==> inputs of v38 <==
==> flow/design.v (excerpt) <==
module FPA_final (
input clk,
input rst,
input [31 : 0] in1,
input [31 : 0] in2,
output [31 : 0] OUT
);
wire [31 : 0]A;
wire [31 : 0]B;
wire [31 : 0]C;
Registers operand1_reg (clk,rst, in1, A);
Registers operand2_reg (clk, rst, in2, B);
FPA B1 ( .A(A), .B(B), .Sum(C), .Cout(), .of());
Registers output_reg (clk,rst, C, OUT);
endmodule
Settings: LEC_CHECK=0, CAP_MARGIN=20, CORE_MARGIN=2, CORE_UTILIZATION=67, CTS_CLUSTER_DIAMETER=30, CTS_CLUSTER_SIZE=46, MAX_ROUTING_LAYER=met5, SETUP_SLACK_MARGIN=-1.02, SLEW_MARGIN=20; clock period 14.9 ns.
run.sh (not shown) runs the stock make flow with config.mk's settings and CLKGATE_MAP_FILE=.
==> v8 (differences from v38) <==
CORE_UTILIZATION = 40   (was 67)
CTS_CLUSTER_DIAMETER = unset   (was 30)
CTS_CLUSTER_SIZE = unset   (was 46)
GPL_TIMING_DRIVEN = 0   (was unset)
MAX_ROUTING_LAYER = unset   (was met5)
SETUP_SLACK_MARGIN = unset   (was -1.02)
SLEW_MARGIN = 5   (was 20)
==> flow/constraint.sdc (replaced) <==
create_clock -name core_clock -period 22.0 [get_ports {clk}]
set_input_delay 4.4000 -clock core_clock [delete_from_list [all_inputs] [get_ports {clk}]]
set_output_delay 4.4000 -clock core_clock [all_outputs]
set_load 0.01 [all_outputs]
==> summary.txt <==
Notes on the physical implementation.

- The cell area after placement is between 0.02 and 0.025 mm^2, for reference.
- Per the GRT congestion report, total overflow comes to between 100 and 150.
- The first error in the log reads "[ERROR GRT-0232] Routing congestion too high. Check the congestion heatmap in the GUI".
- The floorplan has between 50 and 60 rows.
- The stage where the flow stopped is global routing, for reference.
- The routability congestion estimate from global placement is roughly 1.2, for reference.
- The global routing met3 resource utilization is 65.2%, for reference.
- The global routing report lists met1 layer usage as roughly 80%.
- The run stopped with a tool error.
- The core region is roughly 0.024 mm^2.
- The x dimension of the die is about 160 um, for reference.
-- figures above: v38

==> summary.txt <==
Notes on the flow run.

- The met1 usage in global routing is 60.2%, for reference.
- The floorplan row count is roughly 74, for reference.
- The total congestion overflow after global routing is 0, for reference.
- The largest stage delay on the critical path is 0.73 ns, for reference.
- The x dimension of the die is slightly above 200 um, for reference.
- The routability congestion estimate from global placement is roughly 1.0, for reference.
- Summing all placed instances gives a cell area of around 0.018 mm^2.
- In this run the remaining antenna-violating nets after routing total 0.
- The flow ran to the end and the layout has no timing, DRC or antenna violations.
- The placeable core region is slightly above 0.04 mm^2, for reference.
-- figures above: v8


==> 01-19: inputs <==
==> flow/design.v <==
module Registers  (
    input clk,
    input rst,
    input [31:0] in,
    output reg [31:0]  out
);
always @(posedge clk )
begin
    if(rst == 1'b1)
    begin
        out<=0;
    end
    else 
    begin
        out<=in;
    end
end
endmodule
module full_adder
(input i_bit1,input i_bit2, input i_carry,output o_sum,output o_carry);
wire g1,p1;
assign g1=i_bit1 & i_bit2;
assign p1=i_bit1 ^ i_bit2;
assign o_sum=p1 ^ i_carry;
assign o_carry = g1 | (p1&i_carry);
endmodule
module four_bit_adder(input [3:0] A,input [3:0]  B,input Cin,  output [3:0]  Sum,output   Cout);
    wire [3:0] C; 
    genvar i;
    generate
        for (i = 0; i < 4; i = i + 1) begin : loop
            full_adder FA(
                .i_bit1(A[i]),
                .i_bit2(B[i]),
                .i_carry(i == 0 ? Cin : C[i - 1]),
                .o_sum(Sum[i]),
                .o_carry(C[i])
            );
        end
    endgenerate
    assign Cout=C[3];
endmodule
module CSA  #(parameter N = 32)(input [N-1:0] A,input [N-1:0]  B,input Cin,  output [N-1:0]  Sum,output   Cout,output Overflow);
    wire [N-1:0] S0;
    wire [N-1:0] S1;
    wire [(N/4)-1:0] C0;
    wire [(N/4)-1:0] C1;
    wire [(N/4)-1:0] C;
    four_bit_adder A_inst(.A(A[3:0]),.B(B[3:0]),.Cin(Cin),.Sum(Sum[3:0]),.Cout(C[0])); 
    genvar i;
    generate
        for (i = 0; i < N/4-1; i = i + 1) begin : loop1
            four_bit_adder A0(
                .A(A[i*4+7:i*4+4]),
                .B(B[i*4+7:i*4+4]),
                .Cin(1'b0),
                .Sum(S0[i*4+7:i*4+4]),
                .Cout(C0[i+1])
            );
            four_bit_adder A1(
                .A(A[i*4+7:i*4+4]),
                .B(B[i*4+7:i*4+4]),
                .Cin(1'b1),
                .Sum(S1[i*4+7:i*4+4]),
                .Cout(C1[i+1])
            );
        end
    endgenerate
    genvar j;
    generate
    for (j = 0; j < N/4-1; j = j + 1) begin : loop2
        assign Sum[j*4+7:j*4+4] = C[j] ? S1[j*4+7:j*4+4] : S0[j*4+7:j*4+4];
        assign C[j+1] = C[j] ? C1[j+1] : C0[j+1];
    end
endgenerate
    assign Cout=C[(N/4)-1];
    assign Overflow=(A[N-1]==B[N-1]&&(A[N-1])!=Sum[N-1]);
endmodule
module normalizer
(input [23:0] A_mantissa,input [7:0] A_exponent, output  reg [22:0] O_mantissa ,output reg [7:0] O_exponent);
reg [23:0] temp_mantissa;
always @ (*)
begin 
    if(A_mantissa[23:0]==24'b000000000000000000000001)
    begin 
        temp_mantissa=A_mantissa<<23;
        O_exponent=A_exponent-23;
    end
    else if(A_mantissa[23:1]==23'b00000000000000000000001)
    begin 
        temp_mantissa=A_mantissa<<22;
        O_exponent=A_exponent-22;
    end
    else if(A_mantissa[23:2]==22'b0000000000000000000001)
    begin 
        temp_mantissa=A_mantissa<<21;
        O_exponent=A_exponent-21;
    end
    else if(A_mantissa[23:3]==21'b000000000000000000001)
    begin 
        temp_mantissa=A_mantissa<<20;
        O_exponent=A_exponent-20;
    end
    else if(A_mantissa[23:4]==20'b00000000000000000001)
    begin 
        temp_mantissa=A_mantissa<<19;
        O_exponent=A_exponent-19;
    end
    else if(A_mantissa[23:5]==19'b0000000000000000001)
    begin 
        temp_mantissa=A_mantissa<<18;
        O_exponent=A_exponent-18;
    end
    else if(A_mantissa[23:6]==18'b000000000000000001)
    begin 
        temp_mantissa=A_mantissa<<17;
        O_exponent=A_exponent-17;
    end
    else if(A_mantissa[23:7]==17'b00000000000000001)
    begin 
        temp_mantissa=A_mantissa<<16;
        O_exponent=A_exponent-16;
    end
    else if(A_mantissa[23:8]==16'b0000000000000001)
    begin 
        temp_mantissa=A_mantissa<<15;
        O_exponent=A_exponent-15;
    end
    else if(A_mantissa[23:9]==15'b000000000000001)
    begin 
        temp_mantissa=A_mantissa<<14;
        O_exponent=A_exponent-14;
    end
    else if(A_mantissa[23:10]==14'b00000000000001)
    begin 
        temp_mantissa=A_mantissa<<13;
        O_exponent=A_exponent-13;
    end
    else if(A_mantissa[23:11]==13'b0000000000001)
    begin 
        temp_mantissa=A_mantissa<<12;
        O_exponent=A_exponent-12;
    end
    else if(A_mantissa[23:12]==12'b000000000001)
    begin 
        temp_mantissa=A_mantissa<<11;
        O_exponent=A_exponent-11;
    end
    else if(A_mantissa[23:13]==11'b00000000001)
    begin 
        temp_mantissa=A_mantissa<<10;
        O_exponent=A_exponent-10;
    end
    else if(A_mantissa[23:14]==10'b0000000001)
    begin 
        temp_mantissa=A_mantissa<<9;
        O_exponent=A_exponent-9;
    end
    else if(A_mantissa[23:15]==9'b000000001)
    begin 
        temp_mantissa=A_mantissa<<8;
        O_exponent=A_exponent-8;
    end
    else if(A_mantissa[23:16]==8'b00000001)
    begin 
        temp_mantissa=A_mantissa<<7;
        O_exponent=A_exponent-7;
    end
    else if(A_mantissa[23:17]==7'b0000001)
    begin 
        temp_mantissa=A_mantissa<<6;
        O_exponent=A_exponent-6;
    end
    else if(A_mantissa[23:18]==6'b000001)
    begin 
        temp_mantissa=A_mantissa<<5;
        O_exponent=A_exponent-5;
    end
    else if(A_mantissa[23:19]==5'b00001)
    begin 
        temp_mantissa=A_mantissa<<4;
        O_exponent=A_exponent-4;
    end
    else if(A_mantissa[23:20]==4'b0001)
    begin 
        temp_mantissa=A_mantissa<<3;
        O_exponent=A_exponent-3;
    end
    else if(A_mantissa[23:21]==3'b001)
    begin 
        temp_mantissa=A_mantissa<<2;
        O_exponent=A_exponent-2;
    end
    else if(A_mantissa[23:22]==3'b01)
    begin 
        temp_mantissa=A_mantissa<<1;
        O_exponent=A_exponent-1;
    end
    else 
    begin
        temp_mantissa=A_mantissa;
        O_exponent=A_exponent;
    end 
O_mantissa=temp_mantissa[22:0];
end
endmodule
module FPA
(input [31:0] A, input [31:0] B, output [31:0] Sum,output Cout,output reg of);
reg  A_sign;
reg  B_sign;
reg  O_sign;
reg [7:0] A_exponent ;
reg [7:0] B_exponent ;
wire [7:0] O_exponent ;
reg [24:0] O_temp1_exponent ;
reg [24:0] O_temp2_exponent ;
reg [23:0] A_mantissa ;
reg [23:0] B_mantissa ;
reg [23:0] temp1_mantissa ;
reg [23:0] temp2_mantissa ;
reg [23:0] O_mantissa ;
reg [24:0] O_temp1_mantissa ;
reg [24:0] O_temp2_mantissa ;
reg [7:0] temp ;
wire [7:0] final_exponent ;
wire [22:0] final_mantissa ;
wire [7:0] pre_exponent ;
wire [22:0] pre_mantissa ;
reg [23:0] A_Adder ;
reg [23:0] B_Adder ;
wire [23:0] Sum_Adder ;
wire Cin ;
wire c ;
 CSA #(24) c1( A_Adder,B_Adder,Cin,Sum_Adder ,c ,overflow);
assign Cin=1'b0;
always @ (*)
begin
    A_sign=A[31];
    B_sign=B[31];
    A_exponent=A[30:23];
    B_exponent=B[30:23];
    A_mantissa = {1'b1,A[22:0]};
    B_mantissa ={1'b1,B[22:0]};
    if(A_exponent > B_exponent ) begin
        temp=A_exponent-B_exponent;
        O_temp1_exponent=A_exponent;
        B_mantissa=B_mantissa>>temp;
    end
    else if (A_exponent < B_exponent )begin
        temp=B_exponent-A_exponent;
        O_temp1_exponent=B_exponent;
        temp1_mantissa=A_mantissa>>temp;
        A_mantissa=temp1_mantissa;
    end
    else 
    begin
        O_temp1_exponent=A_exponent;
    end
    if(A_sign == B_sign )
    begin
        A_Adder=A_mantissa;
        B_Adder=B_mantissa;
        O_sign=A_sign;
        O_temp1_mantissa={c,Sum_Adder};
    end
     else 
    begin
        if(A_sign==1'b1)
        begin
            temp1_mantissa=~A_mantissa+1'b1;
            temp2_mantissa=B_mantissa;
            A_Adder=temp1_mantissa;
            B_Adder=temp2_mantissa;
            O_temp2_mantissa={c,Sum_Adder};
            if(A_mantissa>= B_mantissa)
            begin 
                O_temp1_mantissa=~O_temp2_mantissa+1;
                O_temp1_mantissa[24]=1'b0;
            end
            else
            begin 
                O_temp1_mantissa=O_temp2_mantissa;
                O_temp1_mantissa[24]=1'b0;
            end
        end
        else 
        begin
            temp1_mantissa=A_mantissa;
            temp2_mantissa=~B_mantissa+1'b1;
            A_Adder=temp1_mantissa;
            B_Adder=temp2_mantissa;
            O_temp2_mantissa={c,Sum_Adder};
            if(A_mantissa <= B_mantissa)
            begin 
                O_temp1_mantissa=~O_temp2_mantissa+1;
                O_temp1_mantissa[24]=1'b0;
            end
            else
            begin 
                O_temp1_mantissa=O_temp2_mantissa;
                O_temp1_mantissa[24]=1'b0;
            end
        end
        if(A_mantissa>B_mantissa)
            O_sign=A_sign;
        else if(A_mantissa<B_mantissa)
            O_sign=B_sign;
        else
        begin
            O_sign=1'b0;
        end
    end
    if(O_temp1_mantissa[24]==1'b1)
    begin
        O_temp2_exponent=O_temp1_exponent+25'd1;
        O_mantissa=O_temp1_mantissa[24:1];
        if(O_mantissa == 23'd0 &  O_temp1_exponent== A_exponent & O_temp1_exponent== B_exponent )
            begin
                O_temp1_exponent=23'd0;
            end
        else
            O_temp1_exponent=O_temp2_exponent;
    end else
    begin
        O_mantissa=O_temp1_mantissa[23:0];
        if(O_mantissa == 23'd0 &  O_temp1_exponent== A_exponent & O_temp1_exponent== B_exponent )
            begin
                O_temp1_exponent=23'd0;
            end
   end 
end
assign O_exponent=O_temp1_exponent;
normalizer N_instance( O_mantissa, O_exponent, pre_mantissa , pre_exponent);
always @ (*)
begin
    if(pre_exponent == 8'd255  || A[30:23] == 8'd255  || B[30:23] == 8'd255)
        of=1'b1;
    else
        of=1'b0;
end
assign final_exponent = of ? 8'd0 : pre_exponent;
assign final_mantissa = of ? 23'd0 : pre_mantissa;
assign Sum={O_sign & ~of,final_exponent,final_mantissa};
assign Cout=O_temp1_mantissa[24];
endmodule
module FPA_final (
input clk,
input rst,
input [31 : 0] in1,
input [31 : 0] in2,
output [31 : 0] OUT
);
wire [31 : 0]A;
wire [31 : 0]B;
wire [31 : 0]C;
Registers operand1_reg (clk,rst, in1, A);
Registers operand2_reg (clk, rst, in2, B);
FPA B1 ( .A(A), .B(B), .Sum(C), .Cout(), .of());
Registers output_reg (clk,rst, C, OUT);
endmodule
==> flow/run.sh <==
#!/bin/bash
# the make line also repeats each setting of config.mk as NAME=value (left out here)
make -C /OpenROAD-flow-scripts/flow DESIGN_CONFIG=/design/flow/config.mk WORK_HOME=/design/flow/orfs CLKGATE_MAP_FILE= finish
==> flow/config.mk <==
export PLATFORM = sky130hd
export DESIGN_NAME = FPA_final
export DESIGN_NICKNAME = FPA_final
export VERILOG_FILES = /design/flow/design.v
export SDC_FILE = /design/flow/constraint.sdc
export NUM_CORES = 4
export LEC_CHECK = 0
export CAP_MARGIN = 40
export CELL_PAD_IN_SITES_GLOBAL_PLACEMENT = 1
export CORE_ASPECT_RATIO = 0.5
export CORE_MARGIN = 2
export CORE_UTILIZATION = 42
export CTS_CLUSTER_DIAMETER = 254
export CTS_CLUSTER_SIZE = 98
export PLACE_DENSITY = 0.41
export SLEW_MARGIN = 20
export TNS_END_PERCENT = 5
==> flow/constraint.sdc <==
create_clock -name core_clock -period 22.0 [get_ports {clk}]
set_input_delay 4.4000 -clock core_clock [delete_from_list [all_inputs] [get_ports {clk}]]
set_output_delay 4.4000 -clock core_clock [all_outputs]
set_load 0.01 [all_outputs]
==> 08-27 (differences from 01-19) <==
==> flow/config.mk (replaced) <==
export PLATFORM = sky130hd
export DESIGN_NAME = FPA_final
export DESIGN_NICKNAME = FPA_final
export VERILOG_FILES = /design/flow/design.v
export SDC_FILE = /design/flow/constraint.sdc
export NUM_CORES = 4
export LEC_CHECK = 0
export CAP_MARGIN = 20
export CORE_MARGIN = 2
export CORE_UTILIZATION = 58
export SLEW_MARGIN = 20
==> flow/constraint.sdc (replaced) <==
create_clock -name core_clock -period 11.6 [get_ports {clk}]
set_input_delay 2.3200 -clock core_clock [delete_from_list [all_inputs] [get_ports {clk}]]
set_output_delay 2.3200 -clock core_clock [all_outputs]
set_load 0.01 [all_outputs]
==> comparison table <==
Chip Footprint: 08-27 0.0296 sq mm; 01-19 0.0406 sq mm
Post-detail-place hpwl: 08-27 63.8 mm; 01-19 57.3 mm
# placed instances: 08-27 3408; 01-19 2908
Outcome: 08-27 did not finish; 01-19 finished clean
Last stage reached: 08-27 global routing; 01-19 -
Pre-CTS setup slack: 08-27 -4060 ps; 01-19 2810 ps
Proportion of register bits with asynchronous set or reset after synthesis: 08-27 0%; 01-19 0%
Core ar.: 08-27 0.0278 sq mm; 01-19 0.0387 sq mm
Floorplan die height: 08-27 172 um; 01-19 144 um
Core Density at Floorplan: 08-27 58.9%; 01-19 42.3%
Post-CTS repair timing setup buffer count: 08-27 23; 01-19 0
Resize count post-CTS: 08-27 80; 01-19 0
Area of placed instances: 08-27 0.0228 sq mm; 01-19 0.0179 sq mm
Final RePlAce weighted congestion: 08-27 1.27; 01-19 1.03
Num rows: 08-27 61; 01-19 51
Die Width: 08-27 172 um; 01-19 283 um
